run A:
## openNocTop
module openNocTop #(parameter X=2,Y=2,data_width=32, x_size=1, y_size=1,total_width=(x_size+y_size+data_width),sw_no=X*Y)
(
input wire clk,
input wire rstn,
input wire [(X*Y)-1:0] r_valid_pe,
input wire [(total_width*X*Y)-1:0] r_data_pe,
output wire [(X*Y)-1:0] r_ready_pe,
output wire [(X*Y)-1:0] w_valid_pe,
output wire [(total_width*X*Y)-1:0] w_data_pe
);
clock: 6.94 ns
lec_check: 0
cap_margin: 25
cell_pad_in_sites_detail_placement: 1
core_margin: 2
core_utilization: 70
cts_cluster_size: 40
gpl_timing_driven: 0
max_routing_layer: met5
place_density_lb_addon: 0.11
setup_slack_margin: 0.69
slew_margin: 20
tns_end_percent: 85
run.sh (not shown) runs the stock make flow with config.mk's settings and CLKGATE_MAP_FILE=.
The log for run A ends in 3_5_place_dp with error DPL-0033, so the run never completed.
--- input diff run A..run B ---
==> flow/config.mk <==
export PLATFORM = sky130hd
export DESIGN_NAME = openNocTop
export DESIGN_NICKNAME = openNocTop
export VERILOG_FILES = /design/flow/design.v
export SDC_FILE = /design/flow/constraint.sdc
export NUM_CORES = 4
export LEC_CHECK = 0
export CAP_MARGIN = 20
export CORE_MARGIN = 2
export CORE_UTILIZATION = 52
export SLEW_MARGIN = 20
==> flow/constraint.sdc <==
create_clock -name core_clock -period 3.31 [get_ports {clk}]
set_input_delay 0.6620 -clock core_clock [delete_from_list [all_inputs] [get_ports {clk}]]
set_output_delay 0.6620 -clock core_clock [all_outputs]
set_load 0.01 [all_outputs]
Findings:
Run B went all the way through the flow, and no timing, DRC or antenna check failed. Run A and run B ended up with roughly the same number of enable-type register cells in the synthesized netlist. From run A to run B the numbers moved as follows: share of the core filled by cells before placement shrank by 19 points, row count grew by 12, synthesized cell count held steady. Run B against run A; die width is up by more than 10%. What run B reported for vertical extent of the die has to be multiplied by 0.864 to get the figure for run A. Looking at core region area, run B sits 36% above run A. Register share after synthesis came out exactly the same in run B and run A. Delta (run B minus run A): number of buffers inserted by port buffering climbed 2; overall chip area climbed 14000 µm²; cell area after synthesis barely changed.
Inputs modified between run B and run C:
diff --git a/flow/config.mk b/flow/config.mk
--- a/flow/config.mk
+++ b/flow/config.mk
@@ -8,4 +8,5 @@
 export CAP_MARGIN = 20
 export CORE_MARGIN = 2
-export CORE_UTILIZATION = 52
+export CORE_UTILIZATION = 40
+export SETUP_SLACK_MARGIN = 0.7
 export SLEW_MARGIN = 20
==> flow/constraint.sdc <==
create_clock -name core_clock -period 3.94 [get_ports {clk}]
set_input_delay 0.7880 -clock core_clock [delete_from_list [all_inputs] [get_ports {clk}]]
set_output_delay 0.7880 -clock core_clock [all_outputs]
set_load 0.01 [all_outputs]
Notes after the runs:
Between run B and run C, the area occupied by registers does not differ in any meaningful way. Run C ends up with a floorplan-stage core utilization that is 12 points lower than in run B. When the final numbers for run C and run B were put side by side, the placed standard-cell area turned out to be smaller in run C. Run C against run B: clock share of power now larger, routing usage on met1 now smaller, sequential share of layout area comparable. Going from run B to run C, the die area was enlarged. Synthesis-to-layout area growth: run B vs run C, no meaningful difference. Summary of the comparison: average routed wire per standard cell is higher in run C, relative to run B. Run B has a lower count of clock-buffer cells in the layout than run C. Comparing run C and run B, die outline width is lower on run B.
## Diff of input files: run D against run C
diff --git a/flow/config.mk b/flow/config.mk
--- a/flow/config.mk
+++ b/flow/config.mk
@@ -8,5 +8,4 @@
 export CAP_MARGIN = 20
 export CORE_MARGIN = 2
-export CORE_UTILIZATION = 40
-export SETUP_SLACK_MARGIN = 0.7
+export CORE_UTILIZATION = 9
 export SLEW_MARGIN = 20
==> flow/constraint.sdc <==
create_clock -name core_clock -period 7.37 [get_ports {clk}]
set_input_delay 1.4740 -clock core_clock [delete_from_list [all_inputs] [get_ports {clk}]]
set_output_delay 1.4740 -clock core_clock [all_outputs]
set_load 0.01 [all_outputs]
Findings:
Relative to run C, required time of the worst setup path has increased by 4.57 ns in run D.
Row met3 routed wirelength: run D higher / run C lower
Comparing fraction of power consumed by the clock network for run C and run D, the bigger number came from run D.
In run D the detailed-routed wire length on met2 turned out 22000 µm higher than in run C.
| cell count | run D vs run C | 76% higher |
Run C → run D: row count increased about 110%, routing usage on met2 lower, final cell area excluding filler cells saw an increase.
Run D ends up with a floorplan die area that is 230000 µm² higher than in run C.
What run E does differently from run D at the input level:
diff --git a/flow/config.mk b/flow/config.mk
--- a/flow/config.mk
+++ b/flow/config.mk
@@ -8,4 +8,4 @@
 export CAP_MARGIN = 20
 export CORE_MARGIN = 2
-export CORE_UTILIZATION = 9
+export CORE_UTILIZATION = 12
 export SLEW_MARGIN = 20
==> flow/constraint.sdc <==
create_clock -name core_clock -period 7.5 [get_ports {clk}]
set_input_delay 1.5000 -clock core_clock [delete_from_list [all_inputs] [get_ports {clk}]]
set_output_delay 1.5000 -clock core_clock [all_outputs]
set_load 0.01 [all_outputs]
Findings:
- Run E: full flow OK, the timing, design-rule and antenna checks passed
- Across both runs, area inside the core boundary was lower for run E than for run D.
- Global-route wire length before repair, run E and run D: larger value in run D
- Re vertical die dimension: run D was higher than run E.
- Run D → run E: register-to-register setup slack picked up an extra 0.06 ns, combinational gate area neither gained nor lost much.
- Delta (run E minus run D): final area decreased about 3.5%, yosys synthesis chip area now sits at about the same level, number of cells in the design after placement now smaller, clock-pin slew of the registers on the worst-case setup and hold paths held steady.
## Diff of input files: run F against run E
diff --git a/flow/config.mk b/flow/config.mk
--- a/flow/config.mk
+++ b/flow/config.mk
@@ -6,6 +6,13 @@
 export NUM_CORES = 4
 export LEC_CHECK = 0
+export ABC_AREA = 0
 export CAP_MARGIN = 20
+export CELL_PAD_IN_SITES_DETAIL_PLACEMENT = 0
+export CORE_ASPECT_RATIO = 0.85
 export CORE_MARGIN = 2
-export CORE_UTILIZATION = 12
+export CORE_UTILIZATION = 64
+export CTS_CLUSTER_SIZE = 46
+export GPL_TIMING_DRIVEN = 1
+export SETUP_SLACK_MARGIN = 0.42
 export SLEW_MARGIN = 20
+export TNS_END_PERCENT = 80
==> flow/constraint.sdc <==
create_clock -name core_clock -period 2.22 [get_ports {clk}]
set_input_delay 0.4440 -clock core_clock [delete_from_list [all_inputs] [get_ports {clk}]]
set_output_delay 0.4440 -clock core_clock [all_outputs]
set_load 0.01 [all_outputs]
Findings:
The log for run F ends in 5_1_grt with error GRT-0232, so the run never completed.
Post-DP HPWL delta (run F − run E): favourable
Overall die width delta for run F relative to run E: about 50% lower
Lower cell count after placement among run E and run F: run F

* * *

Starting RTL as in the previous note.
## openNocTop
module openNocTop #(parameter X=2,Y=2,data_width=32, x_size=1, y_size=1,total_width=(x_size+y_size+data_width),sw_no=X*Y)
(
input wire clk,
input wire rstn,
input wire [(X*Y)-1:0] r_valid_pe,
input wire [(total_width*X*Y)-1:0] r_data_pe,
output wire [(X*Y)-1:0] r_ready_pe,
output wire [(X*Y)-1:0] w_valid_pe,
output wire [(total_width*X*Y)-1:0] w_data_pe
);
export LEC_CHECK = 0
export ABC_AREA = 0
export CAP_MARGIN = 5
export CELL_PAD_IN_SITES_DETAIL_PLACEMENT = 2
export CORE_ASPECT_RATIO = 1.63
export CORE_MARGIN = 10
export CORE_UTILIZATION = 34
export CTS_CLUSTER_SIZE = 94
export GPL_ROUTABILITY_DRIVEN = 0
export GPL_TIMING_DRIVEN = 1
export MAX_ROUTING_LAYER = met4
export SETUP_SLACK_MARGIN = -0.39
export SLEW_MARGIN = 15
export TNS_END_PERCENT = 80
create_clock -name core_clock -period 4.73 [get_ports {clk}]
The starting point ran to the end with no violations.
Edit:
==> flow/config.mk (replaced) <==
export PLATFORM = sky130hd
export DESIGN_NAME = openNocTop
export DESIGN_NICKNAME = openNocTop
export VERILOG_FILES = /design/flow/design.v
export SDC_FILE = /design/flow/constraint.sdc
export NUM_CORES = 4
export LEC_CHECK = 0
export ABC_AREA = 1
export CAP_MARGIN = 20
export CORE_MARGIN = 2
export CORE_UTILIZATION = 63
export SLEW_MARGIN = 20
==> flow/constraint.sdc (replaced) <==
create_clock -name core_clock -period 2.3 [get_ports {clk}]
set_input_delay 0.4600 -clock core_clock [delete_from_list [all_inputs] [get_ports {clk}]]
set_output_delay 0.4600 -clock core_clock [all_outputs]
set_load 0.01 [all_outputs]
After rerunning:
- The changed run finished but failed the layout checks on setup timing
- setup slack gets worse by 0.89 ns
- global-route usage is higher by 19 points
- critical path depth is higher by 4
- final area is higher by about 37%
- power is higher by 140%
Edit:
--- a/flow/config.mk
+++ b/flow/config.mk
@@ -8 +8 @@
-export ABC_AREA = 1
+export ABC_AREA = 0
@@ -9,0 +10,2 @@
+export CELL_PAD_IN_SITES_DETAIL_PLACEMENT = 0
+export CORE_ASPECT_RATIO = 0.85
@@ -11 +13,4 @@
-export CORE_UTILIZATION = 63
+export CORE_UTILIZATION = 57
+export CTS_CLUSTER_SIZE = 88
+export GPL_TIMING_DRIVEN = 1
+export SETUP_SLACK_MARGIN = 0.42
@@ -12,0 +18 @@
+export TNS_END_PERCENT = 80
==> flow/constraint.sdc (replaced) <==
create_clock -name core_clock -period 2.23 [get_ports {clk}]
set_input_delay 0.4460 -clock core_clock [delete_from_list [all_inputs] [get_ports {clk}]]
set_output_delay 0.4460 -clock core_clock [all_outputs]
set_load 0.01 [all_outputs]
Outcome: Now the flow died in global routing (5_1_grt) (GRT-0232); synthesized cell count decreases by 49%; die size decreases by 16%; area after synthesis decreases by about 24%.
Edit:
==> flow/config.mk (replaced) <==
export PLATFORM = sky130hd
export DESIGN_NAME = openNocTop
export DESIGN_NICKNAME = openNocTop
export VERILOG_FILES = /design/flow/design.v
export SDC_FILE = /design/flow/constraint.sdc
export NUM_CORES = 4
export LEC_CHECK = 0
export CAP_MARGIN = 20
export CORE_MARGIN = 2
export CORE_UTILIZATION = 72
export SLEW_MARGIN = 20
export TNS_END_PERCENT = 45
==> flow/constraint.sdc (replaced) <==
create_clock -name core_clock -period 2.37 [get_ports {clk}]
set_input_delay 0.4740 -clock core_clock [delete_from_list [all_inputs] [get_ports {clk}]]
set_output_delay 0.4740 -clock core_clock [all_outputs]
set_load 0.01 [all_outputs]
The new run did not get past global routing (5_1_grt).
Synthesized cell count is unchanged.
Die area fell by 20%.
Synthesized area is unchanged.
Edit:
--- a/flow/config.mk
+++ b/flow/config.mk
@@ -7,0 +8 @@
+export ABC_AREA = 0
@@ -8,0 +10,2 @@
+export CELL_PAD_IN_SITES_DETAIL_PLACEMENT = 0
+export CORE_ASPECT_RATIO = 0.92
@@ -10,0 +14,4 @@
+export CTS_CLUSTER_SIZE = 79
+export GPL_TIMING_DRIVEN = 1
+export PLACE_DENSITY_LB_ADDON = 0.0
+export SETUP_SLACK_MARGIN = -0.39
@@ -12 +19 @@
-export TNS_END_PERCENT = 45
+export TNS_END_PERCENT = 80
==> flow/constraint.sdc (replaced) <==
create_clock -name core_clock -period 5.01 [get_ports {clk}]
set_input_delay 1.0020 -clock core_clock [delete_from_list [all_inputs] [get_ports {clk}]]
set_output_delay 1.0020 -clock core_clock [all_outputs]
set_load 0.01 [all_outputs]
The changed run ran to the end with no violations.
Synthesized area does not change.
Synthesized cell count stays the same.
Die area is about the same.
Edit:
==> flow/config.mk (replaced) <==
export PLATFORM = sky130hd
export DESIGN_NAME = openNocTop
export DESIGN_NICKNAME = openNocTop
export VERILOG_FILES = /design/flow/design.v
export SDC_FILE = /design/flow/constraint.sdc
export NUM_CORES = 4
export LEC_CHECK = 0
export CAP_MARGIN = 20
export CORE_MARGIN = 2
export CORE_UTILIZATION = 40
export SLEW_MARGIN = 20
==> flow/constraint.sdc (replaced) <==
create_clock -name core_clock -period 4.3 [get_ports {clk}]
set_input_delay 0.8600 -clock core_clock [delete_from_list [all_inputs] [get_ports {clk}]]
set_output_delay 0.8600 -clock core_clock [all_outputs]
set_load 0.01 [all_outputs]
Outcome:
- synthesized area is unchanged
- clock-buffer cell count is lower by 1
- first-iteration DRC count decreases by 46%
- critical path depth is lower by 1
- total power goes up by about 18%
- core utilization fell by 36 points
- register-to-register slack is worse by 0.29 ns
- cell area goes up by 3.2%
Power is estimated from default activity; no workload was simulated.
